Design WorkingFinal, start of the top module:
module WorkingFinal(input clk, input reset, input wire[15:0] mem_rdata, output wire[15:0] mem_addr, output wire[15:0] mem_wdata, output wire mem_we, output wire halt);
clock: 66.4 ns
lec_check: 0
abc_area: 0
cap_margin: 10
cell_pad_in_sites_detail_placement: 0
cell_pad_in_sites_global_placement: 1
core_margin: 3
core_utilization: 69
cts_cluster_size: 80
gpl_routability_driven: 0
hold_slack_margin: 0.05
place_density: 0.65
setup_slack_margin: -1.68
slew_margin: 10
run.sh (not shown) runs the stock make flow with config.mk's settings and CLKGATE_MAP_FILE=.
The first run ended with an error in global placement without I/O (3_1_place_gp_skip_io).
Change:
- ABC_AREA: 0 -> not set
- CAP_MARGIN: 10 -> 20
- CELL_PAD_IN_SITES_DETAIL_PLACEMENT: 0 -> not set
- CELL_PAD_IN_SITES_GLOBAL_PLACEMENT: 1 -> not set
- CORE_MARGIN: 3 -> 2
- CORE_UTILIZATION: 69 -> 40
- CTS_CLUSTER_SIZE: 80 -> not set
- GPL_ROUTABILITY_DRIVEN: 0 -> not set
- HOLD_SLACK_MARGIN: 0.05 -> not set
- PLACE_DENSITY: 0.65 -> not set
- SETUP_SLACK_MARGIN: -1.68 -> not set
- SLEW_MARGIN: 10 -> 20
- clock period: 66.4 -> 30.0 ns (I/O delays scaled with it)
The new run produced a clean layout.
Die area grows by 67%.
Area after synthesis is unchanged.
Synthesized cell count stays the same.
Change:
- CORE_UTILIZATION: 40 -> 65
- SETUP_SLACK_MARGIN: not set -> 5.0
After rerunning:
- This time the run stopped in global routing (5_1_grt) (GRT-0232)
- die size came out lower by well over a third
- area after synthesis does not change
- synthesized cell count is unchanged
Change:
- CORE_UTILIZATION: 65 -> 40
- SETUP_SLACK_MARGIN: 5.0 -> not set
- clock period: 30.0 -> 36.0 ns (I/O delays scaled with it)
The new run finished clean.
Synthesized cell count stays the same.
Die area goes up by 61%.
Area after synthesis is unchanged.
Change:
- ABC_AREA: not set -> 1
- CORE_UTILIZATION: 40 -> 52
- CTS_CLUSTER_SIZE: not set -> 99
- clock period: 36.0 -> 16.4 ns (I/O delays scaled with it)
The new run stopped in global routing (5_1_grt) with GRT-0116.
Synthesized area falls by 4.7%.
Die size falls by about 26%.
Synthesized cell count rises by 11%.
Change:
- ABC_AREA: 1 -> not set
- CORE_UTILIZATION: 52 -> 40
- CTS_CLUSTER_SIZE: 99 -> not set
- clock period: 16.4 -> 29.0 ns (I/O delays scaled with it)
With this change the flow went through all stages and came out clean. Area after synthesis went up by a few percent. Synthesized cell count is lower by roughly a tenth. Die area rises by a quarter to a third.

========
Starting RTL as in the previous note.
Settings: LEC_CHECK=0, ABC_AREA=1, CAP_MARGIN=20, CORE_MARGIN=2, CORE_UTILIZATION=57, CTS_CLUSTER_SIZE=99, SLEW_MARGIN=20; clock period 16.5 ns.
The starting point died in 5_1_grt with GRT-0116.
Next try:
--- a/flow/config.mk
+++ b/flow/config.mk
@@ -7,7 +7,5 @@
 export LEC_CHECK = 0
-export ABC_AREA = 1
 export CAP_MARGIN = 20
 export CORE_MARGIN = 2
-export CORE_UTILIZATION = 57
-export CTS_CLUSTER_SIZE = 99
+export CORE_UTILIZATION = 49
 export SLEW_MARGIN = 20
==> flow/constraint.sdc (replaced) <==
create_clock -name core_clock -period 29.0 [get_ports {clk}]
set_input_delay 5.8000 -clock core_clock [delete_from_list [all_inputs] [get_ports {clk}]]
set_output_delay 5.8000 -clock core_clock [all_outputs]
set_load 0.01 [all_outputs]
Now the flow went through all stages and came out clean.
Area after synthesis rose by about 5%.
Synthesized cell count fell by about 10%.
Die area rose by about 22%.
Next try:
--- a/flow/config.mk
+++ b/flow/config.mk
@@ -9,3 +9,4 @@
 export CORE_MARGIN = 2
-export CORE_UTILIZATION = 49
+export CORE_UTILIZATION = 68
+export CTS_CLUSTER_SIZE = 31
 export SLEW_MARGIN = 20
==> flow/constraint.sdc (replaced) <==
create_clock -name core_clock -period 29.1 [get_ports {clk}]
set_input_delay 5.8200 -clock core_clock [delete_from_list [all_inputs] [get_ports {clk}]]
set_output_delay 5.8200 -clock core_clock [all_outputs]
set_load 0.01 [all_outputs]
What happened: The new run finished clean. Design area falls slightly. Final cell count falls by a few percent. Fmax falls slightly. Clock-buffer cell count rises by 4.

========
WorkingFinal again, from the RTL that the note above started with.
Settings: LEC_CHECK=0, CAP_MARGIN=15, CELL_PAD_IN_SITES_DETAIL_PLACEMENT=1, CORE_MARGIN=2, CORE_UTILIZATION=40, SLEW_MARGIN=0; clock period 30.0 ns.
The baseline went through all stages and came out clean.
Change:
--- a/flow/config.mk
+++ b/flow/config.mk
@@ -8,2 +8,2 @@
-export CAP_MARGIN = 15
-export CELL_PAD_IN_SITES_DETAIL_PLACEMENT = 1
+export ABC_AREA = 1
+export CAP_MARGIN = 20
@@ -11,2 +11,2 @@
-export CORE_UTILIZATION = 40
-export SLEW_MARGIN = 0
+export CORE_UTILIZATION = 72
+export SLEW_MARGIN = 20
==> flow/constraint.sdc (replaced) <==
create_clock -name core_clock -period 36.0 [get_ports {clk}]
set_input_delay 7.2000 -clock core_clock [delete_from_list [all_inputs] [get_ports {clk}]]
set_output_delay 7.2000 -clock core_clock [all_outputs]
set_load 0.01 [all_outputs]
The new run finished clean.
Global-route usage increases by 19 points.
Die size decreases by 46%.
Via count increases by 1.2%.
Count of clock-buffer cells in the layout stays the same.
Routed wire length decreases by 18%.
Flip-flop count is unchanged.
Core utilization increases by 34 points.

========
run A:
Starting RTL as in the previous note.
==> flow/config.mk <==
export PLATFORM = sky130hd
export DESIGN_NAME = WorkingFinal
export DESIGN_NICKNAME = WorkingFinal
export VERILOG_FILES = /design/flow/design.v
export SDC_FILE = /design/flow/constraint.sdc
export NUM_CORES = 4
export LEC_CHECK = 0
export ABC_AREA = 1
export CAP_MARGIN = 20
export CORE_MARGIN = 2
export CORE_UTILIZATION = 72
export CTS_CLUSTER_DIAMETER = 385
export CTS_CLUSTER_SIZE = 98
export SLEW_MARGIN = 20
export TNS_END_PERCENT = 5
==> flow/constraint.sdc <==
create_clock -name core_clock -period 15.3 [get_ports {clk}]
set_input_delay 3.0600 -clock core_clock [delete_from_list [all_inputs] [get_ports {clk}]]
set_output_delay 3.0600 -clock core_clock [all_outputs]
set_load 0.01 [all_outputs]
Run A: it failed during global routing, and the tool reported GRT-0232.
[inputs] run B vs run A
- a change of CORE_UTILIZATION from 72 to 64
- a deleted TNS_END_PERCENT that had been 5
- a deleted CTS_CLUSTER_DIAMETER that had been 385
- a change of CTS_CLUSTER_SIZE from 98 to 99
- a change of the clock period (ns, I/O delays scaled along) from 15.3 to 17.9
--- outcome ---
The area of the die of run B was inferior to that of run A. Tool error GRT-0116 stopped run B during global routing; no final results. Relative to run A, total clock buffers created by CTS has increased by 18 in run B. As far as clock tree buffer depth goes, run B and run A are indistinguishable; the numbers are identical. Against run A, cell row count in run B rose by a few percent. Per the comparison of run B with run A, vertical die dimension saw an increase; number of port buffers held. | floorplan die width | higher: run B |. The post-placement cell count of run B exceeds that of run A by 58.
Changes in run C relative to run B:
- a deleted CTS_CLUSTER_SIZE that had been 99
- a change of the clock period (ns, I/O delays scaled along) from 17.9 to 39.6
==> comparison <==
Run C: all stages complete, timing, DRC and antenna checks passed
Quantity of gates resized following cts was higher in the run labelled run B.
Area of the core region came out exactly the same in run B and run C.
[run C vs run B] global placer's final weighted congestion: lower in run C
[run C] number of buffers added for setup after CTS fell 361 relative to run B
When run C is measured against run B, its detailed placement HPWL turns out about 7% lower.
From run B to run C, share of synthesized cell area in full adder, half adder and majority cells did not move at all.
Run C vs. run B: post-synth net total did not really move; number of placed instances with taps included went down; area fraction in compound gates after synthesis did not really move; area of placed instances went down; post-synthesis xor/xnor area fraction did not really move.
Edits applied to the flow inputs when going from run C to run D:
- a change of CORE_UTILIZATION from 64 to 58
- an added HOLD_SLACK_MARGIN of -0.08
- a change of the clock period (ns, I/O delays scaled along) from 39.6 to 16.4
[summary]
- Comparing run C and run D, the higher total instance count after detailed placement is on run D.
- Run D never completed; the flow aborted with a tool error in global routing.
- From run C to run D the numbers moved as follows: estimated wirelength of the detail-placed design shows an increase of 6.7 mm, height of the die shows an increase of 9.5 um, number of core rows shows an increase of 4.

========
Setup of v3:
Starting RTL as in the previous note.
clock: 24.3 ns
lec_check: 0
cap_margin: 20
core_margin: 2
core_utilization: 61
hold_slack_margin: 0.3
setup_slack_margin: -1.28
slew_margin: 20
Status v3: flow complete, layout not clean - negative setup slack
--- input diff v3..v9 ---
- a change of SETUP_SLACK_MARGIN from -1.28 to 5.0
- a change of CORE_UTILIZATION from 61 to 65
- a deleted HOLD_SLACK_MARGIN that had been 0.3
- a change of the clock period (ns, I/O delays scaled along) from 24.3 to 19.3
### Flow results
Lower total placed cells including tap cells was reported by v9, not v3. Taking v3 as the reference, in v9 placer's final routability congestion estimate went up 0.15; synthesized cell count stayed essentially flat. Per the comparison of v9 with v3, half-perimeter wire length after placement went down about 3%; number of buffers created by CTS saw an increase. The die used by v9 is smaller than the one used by v3. As far as AND-OR/OR-AND share of the synthesized area goes, v3 and v9 are indistinguishable; the numbers are identical. Looking at instance area at placement, v9 sits 470 µm² higher than v3 does. Each of v9 and v3 falls short of a clean finish. What ended v9 was a tool error in global routing (5_1_grt); the run never finished. [v3] flow finished | final checks: failed | reasons: negative setup slack. Number of gates given a new drive strength after cts delta for v9 relative to v3: 173 higher. v3 → v9: synthesis-stage register bit count stayed essentially flat; vertical die dimension moved down.
#### Input delta (v14 over v9)
- CORE_UTILIZATION now 71, was 65
- SETUP_SLACK_MARGIN no longer set, was 5.0
- ABC_AREA now 1, previously not set
- the clock period (ns, I/O delays scaled along) now 36.0, was 19.3
[summary]
- v14 ran to completion and came out clean on the timing, design-rule and antenna checks.
- Compared with v9, v14 shows placeable core region lower by 13%.
- Of v9 and v14, v9 shows the lower core utilization at floorplan, with v14 above it.
- v14: cell area reported after detailed placement is 20% lower than what v9 reported.
- Post-synthesis chip area from yosys in v14 is 4.7% below v9.
- The share of synthesized cell area in and-or and or-and compound cells in v14 was lower than what v9 gave.
- v14 vs v9, synthesized area went down by 1100 µm².
- Changes observed in v14 relative to v9: average size of a mapped cell went down 14%, number of different library cells in the post-synthesis netlist down 28.

========
## fjord
Starting RTL as in the previous note.
Settings: LEC_CHECK=0, CAP_MARGIN=20, CORE_MARGIN=2, CORE_UTILIZATION=40, CTS_CLUSTER_SIZE=80, MIN_ROUTING_LAYER=met1, SLEW_MARGIN=35, TNS_END_PERCENT=25; clock period 30.0 ns.
Both conditions hold for fjord: the flow ran to the end and the final layout passed the timing, design-rule and antenna checks.
What yarrow does differently from fjord at the input level:
-- flow/config.mk --
<<< fjord, line 10
export CORE_UTILIZATION = 40
export CTS_CLUSTER_SIZE = 80
export MIN_ROUTING_LAYER = met1
export SLEW_MARGIN = 35
export TNS_END_PERCENT = 25
>>> yarrow, line 10
export CORE_UTILIZATION = 63
export MAX_ROUTING_LAYER = met4
export SETUP_SLACK_MARGIN = 5.0
export SLEW_MARGIN = 20
### Flow results
In the summary table, yarrow is marked failed, with error ODB-0269 raised in global routing. Re count of library flops with an enable pin: no difference whatsoever between fjord and yarrow. Looking at count of buffers added by post-CTS timing repair for setup across fjord and yarrow, the one that comes out lower is fjord. Die size: fjord and yarrow compared, lower one is yarrow. Synthesized-area fraction occupied by adder cells came out exactly the same in fjord and yarrow. Of yarrow and fjord, it is yarrow that has the higher starting density of the core. Comparing fjord against yarrow, there is no change at all in post-synthesis average cell area. yarrow vs. fjord: die span in y went down by 50 um. Summary of yarrow over fjord: number of top-level pins barely changed, number of placement rows dropped 18. yarrow vs fjord, global placement routability congestion went up by 11%.
--- input diff yarrow..xenon ---
-- flow/config.mk --
<<< yarrow, line 8
export CAP_MARGIN = 20
>>> xenon, line 8
export CAP_MARGIN = 10
export CELL_PAD_IN_SITES_DETAIL_PLACEMENT = 1
export CELL_PAD_IN_SITES_GLOBAL_PLACEMENT = 2
<<< yarrow, line 10
export CORE_UTILIZATION = 63
export MAX_ROUTING_LAYER = met4
export SETUP_SLACK_MARGIN = 5.0
export SLEW_MARGIN = 20
>>> xenon, line 12
export CORE_UTILIZATION = 40
export HOLD_SLACK_MARGIN = 0.19
export PLACE_DENSITY_LB_ADDON = 0.02
export SLEW_MARGIN = 35
[summary]
The final layout from xenon, which completed every stage, passed the timing, design-rule and antenna checks at the end of the flow. Diff xenon..yarrow | share of the yosys chip area belonging to registers | unchanged. Die area: xenon higher than yarrow. The total number of clock tree sinks on xenon is in line with that on yarrow. xenon -> yarrow: synthesized area delta 0, exact match. Relative to yarrow, total of cells resized after clock tree synthesis decreased by 256 in xenon.
> inputs changed (xenon -> sierra)
==> flow/config.mk <==
export PLATFORM = sky130hd
export DESIGN_NAME = WorkingFinal
export DESIGN_NICKNAME = WorkingFinal
export VERILOG_FILES = /design/flow/design.v
export SDC_FILE = /design/flow/constraint.sdc
export NUM_CORES = 4
export LEC_CHECK = 0
export CAP_MARGIN = 20
export CORE_MARGIN = 2
export CORE_UTILIZATION = 58
export SETUP_SLACK_MARGIN = 5.0
export SLEW_MARGIN = 20
export TNS_END_PERCENT = 5
- sierra vs xenon — via-per-instance ratio climbed by more than 10%
- Against xenon, sierra comes in 1.35 ns lower on post-layout minimum cycle time.
- On layout overhead on the synthesized area: between xenon and sierra, it ends up higher for sierra.
- Taking xenon as the reference, in sierra via count has increased; share of the cycle needed by the critical path after routing shows a reduction of 4.5 points; setup slack of the most critical reg-to-reg path +1.35 ns.
- sierra: flow completed, timing, DRC and antenna clean
For amber, these inputs were changed with respect to sierra:
-- flow/config.mk --
<<< sierra, line 8
export CAP_MARGIN = 20
>>> amber, line 8
export CAP_MARGIN = 0
<<< sierra, line 10
export CORE_UTILIZATION = 58
export SETUP_SLACK_MARGIN = 5.0
export SLEW_MARGIN = 20
export TNS_END_PERCENT = 5
>>> amber, line 10
export CORE_UTILIZATION = 40
export SLEW_MARGIN = 0
Notes after the runs:
Diff sierra -> amber: area enclosed by the die boundary increased by about 44% relative to the old numbers, final-layout non-clock buffer area share now smaller, worst path setup slack after routing fell by 1.22 ns. Delta (amber minus sierra): finished layout cell area saw a decrease, final-layout setup total negative slack saw little to no change, first-iteration DRC count saw a decrease. Delta(number of setup buffers added after CTS, amber - sierra) < 0.

========
Setup of north:
WorkingFinal again, from the RTL that the note above started with.
==> flow/design.v (excerpt) <==
module WorkingFinal(input clk, input reset, input wire[15:0] mem_rdata, output wire[15:0] mem_addr, output wire[15:0] mem_wdata, output wire mem_we, output wire halt);
clock: 42.7 ns
lec_check: 0
abc_area: 0
cap_margin: 10
cell_pad_in_sites_detail_placement: 2
cell_pad_in_sites_global_placement: 1
core_margin: 3
core_utilization: 17
cts_cluster_size: 80
gpl_routability_driven: 0
hold_slack_margin: 0.05
place_density_lb_addon: 0.23
slew_margin: 10
Relative to north, the following input files were edited for south:
Settings: CORE_MARGIN changed from 3 to 2; PLACE_DENSITY newly set to 0.65; CELL_PAD_IN_SITES_DETAIL_PLACEMENT changed from 2 to 0; PLACE_DENSITY_LB_ADDON removed (was 0.23); CORE_UTILIZATION changed from 17 to 72; SETUP_SLACK_MARGIN newly set to -1.68; the clock period (ns, I/O delays scaled along) changed from 42.7 to 63.6.
## What came out
south did not finish; the tool stopped in 3_1_place_gp_skip_io with error GPL-0301. north finished every step from synthesis to the final layout, and the layout passed the timing, design-rule and antenna checks. Adder and majority gate portion of the synthesized area: north vs south identical. The row count of south falls short of that of north by about 50%. Floorplan core density: south and north compared, higher one is south. north → south: die span in x dropped 190 um, count of mapped cells out of synthesis barely changed. Area fraction in and, or, nand and nor cells: north vs south identical. Diff north..south | synthesis area per yosys | unchanged. On average size of a mapped cell, north tracks south almost exactly. north → south: standard cell core area lower, die area shrank by 0.11 mm^2.
Input-level comparison between east and south:
Settings: PLACE_DENSITY now 0.43, was 0.65; CORE_UTILIZATION now 53, was 72; ABC_AREA now 1, was 0; SETUP_SLACK_MARGIN no longer set, was -1.68; CORE_MARGIN now 3, was 2; the clock period (ns, I/O delays scaled along) now 18.1, was 63.6.
Findings:
No crash in east: every stage finished, but the layout fails its final checks due to negative setup slack. The lower basic-gate share of the synthesized area counting and, or, nand and nor cells of south and east is in south. Core area: east > south. east vs south, portion of netlist area occupied by mux cells went down by 6.6 points. Yosys stat cell total grows by more than 10% when moving from south to east. east against south; floorplan net count is up by more than 10%. Taking south as 1.0, east lands at 1.15 on floorplan die height. When the final numbers for south and east were put side by side, the floorplan row count turned out to be greater in east. south → east: area of the chip increased by 31% relative to the old numbers; share of the core filled by cells before placement fell by 19 points. Diff south -> east | chip width | up by more than 10%.
Here is what was changed in the inputs of west compared with east.
Settings: ABC_AREA now 0, was 1; CORE_UTILIZATION now 57, was 53; PLACE_DENSITY_LB_ADDON now 0.23, previously not set; PLACE_DENSITY no longer set, was 0.43; the clock period (ns, I/O delays scaled along) now 66.4, was 18.1.
### Flow results
- west has completed all stages; timing, DRC and antenna checks passed.
- Delta (west minus east): clock transition at the registers of the reported paths neither gained nor lost much, setup slack up 41.72 ns, worst clock skew on the final layout climbed 0.0076 ns, register-to-register slack went up 41.72 ns, global-route usage shows a reduction of 4.7 points.
> inputs changed (west -> middle)
Settings: setting PLACE_DENSITY to 0.65 for the first time; changing CORE_MARGIN from 3 to 2; setting CTS_CLUSTER_DIAMETER to 380 for the first time; changing GPL_ROUTABILITY_DRIVEN from 0 to 1; removing PLACE_DENSITY_LB_ADDON (formerly 0.23); changing CORE_UTILIZATION from 57 to 72; setting SETUP_SLACK_MARGIN to -1.68 for the first time; changing the clock period (ns, I/O delays scaled along) from 66.4 to 57.1.
Findings:
middle did not run to completion, as it errored out during 3_1_place_gp_skip_io. Summary of middle over west: count of library flops with an enable pin held steady, chip area estimate from yosys synthesis held steady, placeable core region shrank by about 20%. Looking at floorplan die width, middle sits 12% lower than west does. Synthesized cell count came out exactly the same in west and middle. Between west and middle, the difference in per-instance average area after synthesis is negligible. The row count in middle is 0.892 times that in west. Vertical die dimension: middle vs west down 12%. The core utilization before placement in middle was higher than what west gave. In middle, the die area came out about 22% below the value in west.
